## convolution
module convolution(clk, reset, start, x, y, z, done, mem_rd_adr, mem_rd_data, out_we, out_adr, out_data);
    parameter NUM_FILTERS = 4;
    input clk, reset, start;
    output [7:0] mem_rd_adr;
    input [31:0] mem_rd_data;
    output out_we;
    output [7:0] out_adr;
    output [32*NUM_FILTERS-1:0] out_data;
    input [7:0] x, y, z;
    output done;
    wire rst, rst_acc, mem_en, cntr16_img_en, cntr_filters_en, cntr4_filter_en, adr_sel, filter_wr_en, rst_res_reg;
    wire img_wr_en, row_cntr_en, col_cntr_en, cntr43_en, cntr16_en, img_slice_en, acc_en, cntr_reg4_en, res_buffer_en;
    wire cntr13_en, inc_en, inc_ld, wr_file;
    wire [1:0] mem_offset_sel;
    wire co_cntr16_img, co_cntr4_filter, co_cntr_filters, co_cntr43, co_row_cntr, co_col_cntr, co_cntr16, co_cntr_reg4, co_cntr13;
    wire [7:0] cntr43_res;
    datapath #(NUM_FILTERS) dp(clk, rst, x, y, z, rst_acc, rst_res_reg, mem_en, cntr16_img_en, cntr_filters_en, cntr4_filter_en, filter_wr_en, img_wr_en, cntr43_en, row_cntr_en,
          col_cntr_en, cntr16_en, img_slice_en, acc_en, cntr_reg4_en, res_buffer_en, cntr13_en,
          inc_en, inc_ld, wr_file, adr_sel, mem_offset_sel, co_cntr16_img,
          co_cntr4_filter, co_cntr_filters, co_cntr43, co_row_cntr, co_col_cntr, co_cntr16, co_cntr_reg4, co_cntr13, cntr43_res,
          mem_rd_adr, mem_rd_data, out_we, out_adr, out_data);
    controller cu(clk, reset, start, co_cntr16_img, co_cntr4_filter, co_cntr_filters, co_cntr43, co_row_cntr, co_col_cntr,
                 co_cntr16, co_cntr_reg4, co_cntr13, cntr43_res,
                 rst, rst_acc, rst_res_reg, mem_en, cntr16_img_en, cntr_filters_en, cntr4_filter_en, wr_file, adr_sel, mem_offset_sel, filter_wr_en,
                 img_wr_en, row_cntr_en, col_cntr_en, cntr43_en, cntr16_en, img_slice_en, acc_en, cntr_reg4_en, res_buffer_en,
                 cntr13_en, inc_en, inc_ld, done);
endmodule
Size: ~4600 cells after synthesis, about 1400 flip-flops, roughly 210 I/O pins, ~76000 sq um of cells after synthesis.
Settings: LEC_CHECK=0, CAP_MARGIN=40, CELL_PAD_IN_SITES_DETAIL_PLACEMENT=0, CELL_PAD_IN_SITES_GLOBAL_PLACEMENT=3, CORE_ASPECT_RATIO=0.66, CORE_MARGIN=2, CORE_UTILIZATION=44, CTS_CLUSTER_DIAMETER=87, GPL_ROUTABILITY_DRIVEN=1, MIN_ROUTING_LAYER=met2, PLACE_DENSITY_LB_ADDON=0.18, SETUP_SLACK_MARGIN=1.61, SLEW_MARGIN=20; clock period 11.6 ns.
run.sh (not shown) runs the stock make flow with config.mk's settings and CLKGATE_MAP_FILE=.
==> next run, changes <==
- CAP_MARGIN: 40 -> 20
- CELL_PAD_IN_SITES_DETAIL_PLACEMENT: 0 -> default
- CELL_PAD_IN_SITES_GLOBAL_PLACEMENT: 3 -> default
- CORE_ASPECT_RATIO: 0.66 -> default
- CORE_UTILIZATION: 44 -> 46
- CTS_CLUSTER_DIAMETER: 87 -> default
- GPL_ROUTABILITY_DRIVEN: 1 -> default
- MIN_ROUTING_LAYER: met2 -> default
- PLACE_DENSITY_LB_ADDON: 0.18 -> default
- SETUP_SLACK_MARGIN: 1.61 -> default
- clock period: 11.6 -> 7.61 ns (I/O delays scaled with it)
=> Maximum frequency goes up by 18%. Cell area goes up by 0.77%. Cell count goes down by 0.67%. Routed wire length goes down by 9.0%. Via count goes down by 23%.
==> next run, changes <==
- CORE_UTILIZATION: 46 -> 70
- CTS_CLUSTER_SIZE: default -> 77
- HOLD_SLACK_MARGIN: default -> 0.27
- PLACE_DENSITY_LB_ADDON: default -> 0.0
- SETUP_SLACK_MARGIN: default -> 1.33
- TNS_END_PERCENT: default -> 5
- clock period: 7.61 -> 4.64 ns (I/O delays scaled with it)
What happened:
- The new run finished with negative setup slack left
- power rose by 64%
- utilization rose by 30 points
- wire length rose by 11%
- worst hold slack gets better by 0.0072 ns
- cell area rose by 1.9%
- clock-buffer cell count fell by 7
- die size fell by 34%
- via count rose by 9.9%
==> next run, changes <==
- CORE_UTILIZATION: 70 -> 60
- CTS_CLUSTER_SIZE: 77 -> default
- HOLD_SLACK_MARGIN: 0.27 -> default
- PLACE_DENSITY_LB_ADDON: 0.0 -> default
- SETUP_SLACK_MARGIN: 1.33 -> default
- TNS_END_PERCENT: 5 -> default
- clock period: 4.64 -> 8.26 ns (I/O delays scaled with it)
Result: This time the run finished clean. Die size grows by about 16%. Clock-buffer cell count grows by 16. Setup slack improves by 3.3 ns. Worst hold slack degrades by 0.018 ns. Via count shrinks by 9.4%. Routed wire length shrinks by about 13%.


run 1:
convolution again, from the RTL that the note above started with.
==> flow/config.mk <==
export PLATFORM = sky130hd
export DESIGN_NAME = convolution
export DESIGN_NICKNAME = convolution
export VERILOG_FILES = /design/flow/design.v
export SDC_FILE = /design/flow/constraint.sdc
export NUM_CORES = 4
export LEC_CHECK = 0
export CAP_MARGIN = 20
export CORE_MARGIN = 2
export CORE_UTILIZATION = 72
export CTS_CLUSTER_SIZE = 31
export PLACE_DENSITY_LB_ADDON = 0.01
export SETUP_SLACK_MARGIN = 1.89
export SLEW_MARGIN = 20
==> flow/constraint.sdc <==
create_clock -name core_clock -period 6.71 [get_ports {clk}]
set_input_delay 1.3420 -clock core_clock [delete_from_list [all_inputs] [get_ports {clk}]]
set_output_delay 1.3420 -clock core_clock [all_outputs]
set_load 0.01 [all_outputs]
Status run 1: flow complete, layout not clean - negative setup slack
Setup changes, run 1 to run 2
- MIN_ROUTING_LAYER: unset -> met2
- CTS_CLUSTER_SIZE: 31 -> unset
- PLACE_DENSITY_LB_ADDON: 0.01 -> unset
- CORE_UTILIZATION: 72 -> 40
- MAX_ROUTING_LAYER: unset -> met4
- TNS_END_PERCENT: unset -> 15
- SETUP_SLACK_MARGIN: 1.89 -> 0.34
- GPL_TIMING_DRIVEN: unset -> 0
- the clock period (ns, I/O delays scaled along): 6.71 -> 9.0
Findings:
- FAIL: run 1; every other run in run 2 and run 1 is clean
- Run 1: flow complete, layout not clean; failing: negative setup slack
- Delta (run 2 minus run 1): proportion of cell area occupied by registers went down 0.20 points, clock share of power went up 2.1 points, die outline width went up 34%.
- When run 2 is measured against run 1, its hold slack turns out 24 ps lower.
- Lower wire length among run 2 and run 1: run 1
- Diff run 1 -> run 2 | layout overhead on the synthesized area | increase of 0.40 points
- Comparing run 2 and run 1, the lower average wire per cell in the routed design is on run 2.
- As of run 2, total stage count of the critical path had risen by a few percent compared to run 1.
- Diff run 1..run 2 | synthesized cell area | unchanged
Input changes introduced in run 3 (baseline for comparison: run 2):
- a deleted MIN_ROUTING_LAYER that had been met2
- a deleted SETUP_SLACK_MARGIN that had been 0.34
- an added CTS_CLUSTER_SIZE of 37
- a deleted TNS_END_PERCENT that had been 15
- a deleted GPL_TIMING_DRIVEN that had been 0
- a deleted MAX_ROUTING_LAYER that had been met4
- an added PLACE_DENSITY_LB_ADDON of 0.0
- a change of CORE_UTILIZATION from 40 to 70
- a change of the clock period (ns, I/O delays scaled along) from 9.0 to 4.62
## What came out
On total wire length, run 3 does better than run 2. In run 3 the final setup skew turned out 7.3 ps lower than in run 2. [compare] base=run 2 new=run 3: via count went down about 21%, area growth from synthesis to layout has decreased, final critical path time including I/O delays and setup saw a decrease, global-route met2 utilization +16 points. Every stage of run 3 finished as expected; the final checks, on the other hand, flagged negative setup slack, which means the layout fails.


convolution again, from the RTL that the note above started with.
==> flow/design.v (excerpt) <==
module convolution(clk, reset, start, x, y, z, done, mem_rd_adr, mem_rd_data, out_we, out_adr, out_data);
export LEC_CHECK = 0
export ABC_AREA = 1
export CAP_MARGIN = 20
export CORE_MARGIN = 7
export CORE_UTILIZATION = 40
export GPL_TIMING_DRIVEN = 0
export PLACE_DENSITY = 0.85
export SLEW_MARGIN = 20
create_clock -name core_clock -period 8.6 [get_ports {clk}]
Rerun with:
Settings changed: ABC_AREA 1 to default, CORE_MARGIN 7 to 2, CORE_UTILIZATION 40 to 72, CTS_CLUSTER_DIAMETER from default to 332, CTS_CLUSTER_SIZE from default to 15, GPL_TIMING_DRIVEN 0 to 1, MAX_ROUTING_LAYER from default to met4, MIN_ROUTING_LAYER from default to met1, PLACE_DENSITY 0.85 to default, PLACE_DENSITY_LB_ADDON from default to 0.0, SETUP_SLACK_MARGIN from default to 0.55.
Clock period 8.6 ns to 6.58 ns, I/O delays scaled along.
Effect: The new run finished but fails on setup timing; clock-buffer cell count went down by 43; area after synthesis falls by 1.3%; worst hold slack gains 0.036 ns; power went up by 6.2%; sequential share of layout area goes up by 2.5 points; combinational power came out lower by 20%; synthesized cell count fell by 43%; routed wire length shrinks by 53%; fmax climbs by 13%; critical path depth decreases by 2; sequential power rises by 30%.


== oak ==
Starting RTL as in the previous note.
clock: 4.59 ns
lec_check: 0
abc_area: 1
cap_margin: 20
core_margin: 2
core_utilization: 63
cts_cluster_size: 97
slew_margin: 20
oak: complete, dirty (setup timing)
The inputs of pine differ from those of oak as listed below.
Settings: PLACE_DENSITY_LB_ADDON: unset -> 0.0; CTS_CLUSTER_SIZE: 97 -> 63; CORE_UTILIZATION: 63 -> 72; ABC_AREA: 1 -> unset; HOLD_SLACK_MARGIN: unset -> 0.27; the clock period (ns, I/O delays scaled along): 4.59 -> 6.32.
==> comparison <==
- The run showing the smaller wire length on met3 is pine.
- On relative slew slack, oak loses to pine.
- Diff oak -> pine | final cell count without fillers | decrease of 3638
- The higher required time reported for the critical path endpoint of oak and pine is in pine.
- NOTE: via count in pine falls short of that of oak
- Status pine: flow complete, layout not clean - setup timing
Input-level comparison between birch and pine:
Settings: removing PLACE_DENSITY_LB_ADDON (formerly 0.0); removing CTS_CLUSTER_SIZE (formerly 63); changing CORE_UTILIZATION from 72 to 40; removing HOLD_SLACK_MARGIN (formerly 0.27); setting SETUP_SLACK_MARGIN to -0.44 for the first time; changing the clock period (ns, I/O delays scaled along) from 6.32 to 8.27.
Results
birch finished all stages; the layout is clean. pine → birch: global routing met3 resource utilization decreased 5.6 points, yosys-reported design area after synthesis essentially unchanged, stage delay of the slowest cell on the critical path increased 0.09 ns. pine → birch: global-route usage lost 22 points; clock-buffer cell count shrank by about 5%. Relative to pine, number of setup buffers added after CTS has gone down in birch. Compared with pine, mean routed wirelength per cell in birch decreased by more than 10%. Compared to pine, birch has final cell count without fillers 862 higher.
Power figures rest on the tool's default switching activity, not on a simulated workload.
